==> v37: inputs <==
==> flow/design.v <==
module joinC #(parameter N = 5)(
	input [N - 1 : 0] valid_in,
	output reg  [N - 1 : 0] ready_in,
	output valid_out,
	input ready_out
);
	assign valid_out = &valid_in; 
	reg[N - 1 : 0] singleValid;
	integer i, j;
	always @(*)begin
		for(i = 0; i < N; i = i + 1)begin
			singleValid[i] = 1;
			for(j = 0; j < N; j = j + 1)
				if(i != j)
					singleValid[i] = singleValid[i] & valid_in[j];
		end
		for(i = 0; i < N; i = i + 1)begin
			ready_in[i] = singleValid[i] & ready_out;
		end
	end
endmodule
module OEHB #(parameter INPUTS = 1,
		parameter OUTPUTS = 1,
		parameter DATA_IN_SIZE = 32,
		parameter DATA_OUT_SIZE = 32)
	(
		input clk,
		input rst,
		input [INPUTS * (DATA_IN_SIZE)- 1 : 0]data_in_bus,
		input [INPUTS - 1 : 0]valid_in_bus,
		output [INPUTS - 1 : 0] ready_in_bus,
		output [OUTPUTS * (DATA_OUT_SIZE) - 1 : 0]data_out_bus,
		output reg [OUTPUTS - 1 : 0]valid_out_bus,
		input 	[OUTPUTS - 1 : 0] ready_out_bus
);
	wire reg_en;
	reg [DATA_IN_SIZE - 1 : 0] data_reg;
	always@(posedge clk, posedge rst)
		if(rst)
			valid_out_bus[0] <= 0;
		else
			valid_out_bus[0] <= valid_in_bus[0] | ~ready_in_bus[0];
	always@(posedge clk, posedge rst)
		if(rst)
			data_reg <= 0;
		else if(reg_en)
			data_reg <= data_in_bus[0 * DATA_IN_SIZE +: DATA_IN_SIZE];
	assign data_out_bus[0 * DATA_OUT_SIZE +: DATA_OUT_SIZE] = data_reg;
	assign ready_in_bus[0] = ~valid_out_bus[0] | ready_out_bus[0];
	assign reg_en = ready_in_bus[0] & valid_in_bus[0];
endmodule
module delay_buffer #(parameter SIZE = 32) (
	input clk, rst,
	input valid_in, ready_in,
	output valid_out
);
	reg [SIZE - 1 : 0] shift_reg;
	always @(posedge clk)begin
		if(ready_in | rst)
			shift_reg[0] <= valid_in;
	end
	always @(posedge clk)begin
		if(rst)
			shift_reg[SIZE - 1 : 1] <= 0;
		else if(ready_in)
			shift_reg[SIZE - 1 : 1] <= shift_reg[SIZE - 2 : 0];
	end
	assign valid_out = shift_reg[SIZE - 1];
endmodule
module mul_4_stage (
	input clk, ce,
	input[31 : 0] a,
	input [31 : 0] b,
	output [31 : 0] p
);
	reg [31 : 0] a_reg, b_reg, q0, q1, q2;
	wire [63 : 0] mul_wire;
	assign mul_wire = a_reg * b_reg;
	wire [31 : 0] mul;
	assign mul = mul_wire[31 : 0];
	always @(posedge clk)
		if(ce)begin
			a_reg <= a;
			b_reg <= b;
			q0 <= mul;
			q1 <= q0;
			q2 <= q1;
		end
	assign p = q2;
endmodule
module mul_op #(parameter INPUTS = 2,
		parameter OUTPUTS = 1,
		parameter DATA_IN_SIZE = 32,
		parameter DATA_OUT_SIZE = 32)
		(
		input clk,
		input rst,
		input [INPUTS * (DATA_IN_SIZE)- 1 : 0]data_in_bus,
		input [INPUTS - 1 : 0]valid_in_bus,
		output [INPUTS - 1 : 0] ready_in_bus,
		output [OUTPUTS * (DATA_OUT_SIZE) - 1 : 0]data_out_bus,
		output [OUTPUTS - 1 : 0]valid_out_bus,
		input 	[OUTPUTS - 1 : 0] ready_out_bus
);
	localparam LATENCY = 4;
	wire [2 * DATA_OUT_SIZE - 1 : 0] temp_result;
	wire join_valid;
	wire buff_valid, oehb_valid, oehb_ready;
	wire oehb_dataOut, oehb_datain;
	joinC #(.N(INPUTS)) add_fork(.valid_in(valid_in_bus), .ready_in(ready_in_bus), .valid_out(join_valid), .ready_out(oehb_ready));
	mul_4_stage multiply_unit (.clk(clk), .ce(oehb_ready), .a(data_in_bus[0 * DATA_IN_SIZE +: DATA_IN_SIZE]), .b(data_in_bus[1 * DATA_IN_SIZE +: DATA_IN_SIZE]), .p(data_out_bus[0 * DATA_OUT_SIZE +: DATA_OUT_SIZE]));
	delay_buffer #(.SIZE(LATENCY - 1))delay_buff(.clk(clk), .rst(rst), .valid_in(join_valid), .ready_in(oehb_ready), .valid_out(buff_valid));
	OEHB #(.INPUTS(1), .OUTPUTS(1), .DATA_IN_SIZE(1), .DATA_OUT_SIZE(1)) oehb_buffer (.clk(clk), .rst(rst),
										 .data_in_bus(1'b0), .valid_in_bus(buff_valid), .ready_in_bus(oehb_ready),
										 .data_out_bus(oehb_dataOut), .valid_out_bus(valid_out_bus[0]), .ready_out_bus(ready_out_bus[0]));
endmodule
==> flow/run.sh <==
#!/bin/bash
# the make line also repeats each setting of config.mk as NAME=value (left out here)
make -C /OpenROAD-flow-scripts/flow DESIGN_CONFIG=/design/flow/config.mk WORK_HOME=/design/flow/orfs CLKGATE_MAP_FILE= finish
==> flow/config.mk <==
export PLATFORM = sky130hd
export DESIGN_NAME = mul_op
export DESIGN_NICKNAME = mul_op
export VERILOG_FILES = /design/flow/design.v
export SDC_FILE = /design/flow/constraint.sdc
export NUM_CORES = 4
export LEC_CHECK = 0
export ABC_AREA = 1
export CAP_MARGIN = 0
export CELL_PAD_IN_SITES_GLOBAL_PLACEMENT = 1
export CORE_ASPECT_RATIO = 0.5
export CORE_MARGIN = 7
export CORE_UTILIZATION = 61
export CTS_CLUSTER_DIAMETER = 240
export CTS_CLUSTER_SIZE = 99
export MIN_ROUTING_LAYER = met1
export PLACE_DENSITY_LB_ADDON = 0.28
export SETUP_SLACK_MARGIN = -1.1
export SLEW_MARGIN = 20
==> flow/constraint.sdc <==
create_clock -name core_clock -period 12.9 [get_ports {clk}]
set_input_delay 2.5800 -clock core_clock [delete_from_list [all_inputs] [get_ports {clk}]]
set_output_delay 2.5800 -clock core_clock [all_outputs]
set_load 0.01 [all_outputs]
==> v21: changes against v37 <==
==> flow/config.mk (replaced) <==
export PLATFORM = sky130hd
export DESIGN_NAME = mul_op
export DESIGN_NICKNAME = mul_op
export VERILOG_FILES = /design/flow/design.v
export SDC_FILE = /design/flow/constraint.sdc
export NUM_CORES = 4
export LEC_CHECK = 0
export CAP_MARGIN = 20
export CORE_MARGIN = 2
export CORE_UTILIZATION = 40
export SLEW_MARGIN = 20
==> flow/constraint.sdc (replaced) <==
create_clock -name core_clock -period 7.52 [get_ports {clk}]
set_input_delay 1.5040 -clock core_clock [delete_from_list [all_inputs] [get_ports {clk}]]
set_output_delay 1.5040 -clock core_clock [all_outputs]
set_load 0.01 [all_outputs]
==> comparison table <==
quantity	v37	v21
Final WL	49,800 µm	47,600 µm
Summed area of non-filler cells in the final layout	0.0238 mm²	0.0233 mm²
Result of the run	no timing/DRC/antenna violations	no timing/DRC/antenna violations
Number of tap cells inserted	475	680
Gate count of the mapped netlist	2,518	1,885
Period utilization	55.5%	95.0%
RD Place Congestion	0.895	0.880
Detail Route met2 WL	22,200 µm	22,400 µm
Worst-case register-to-register setup slack	5.75 ns	0.37 ns
Per-cell routed wire length	16.4 µm	17.9 µm
Clock buffer cells	17	19
Nonclk inv count	808	366
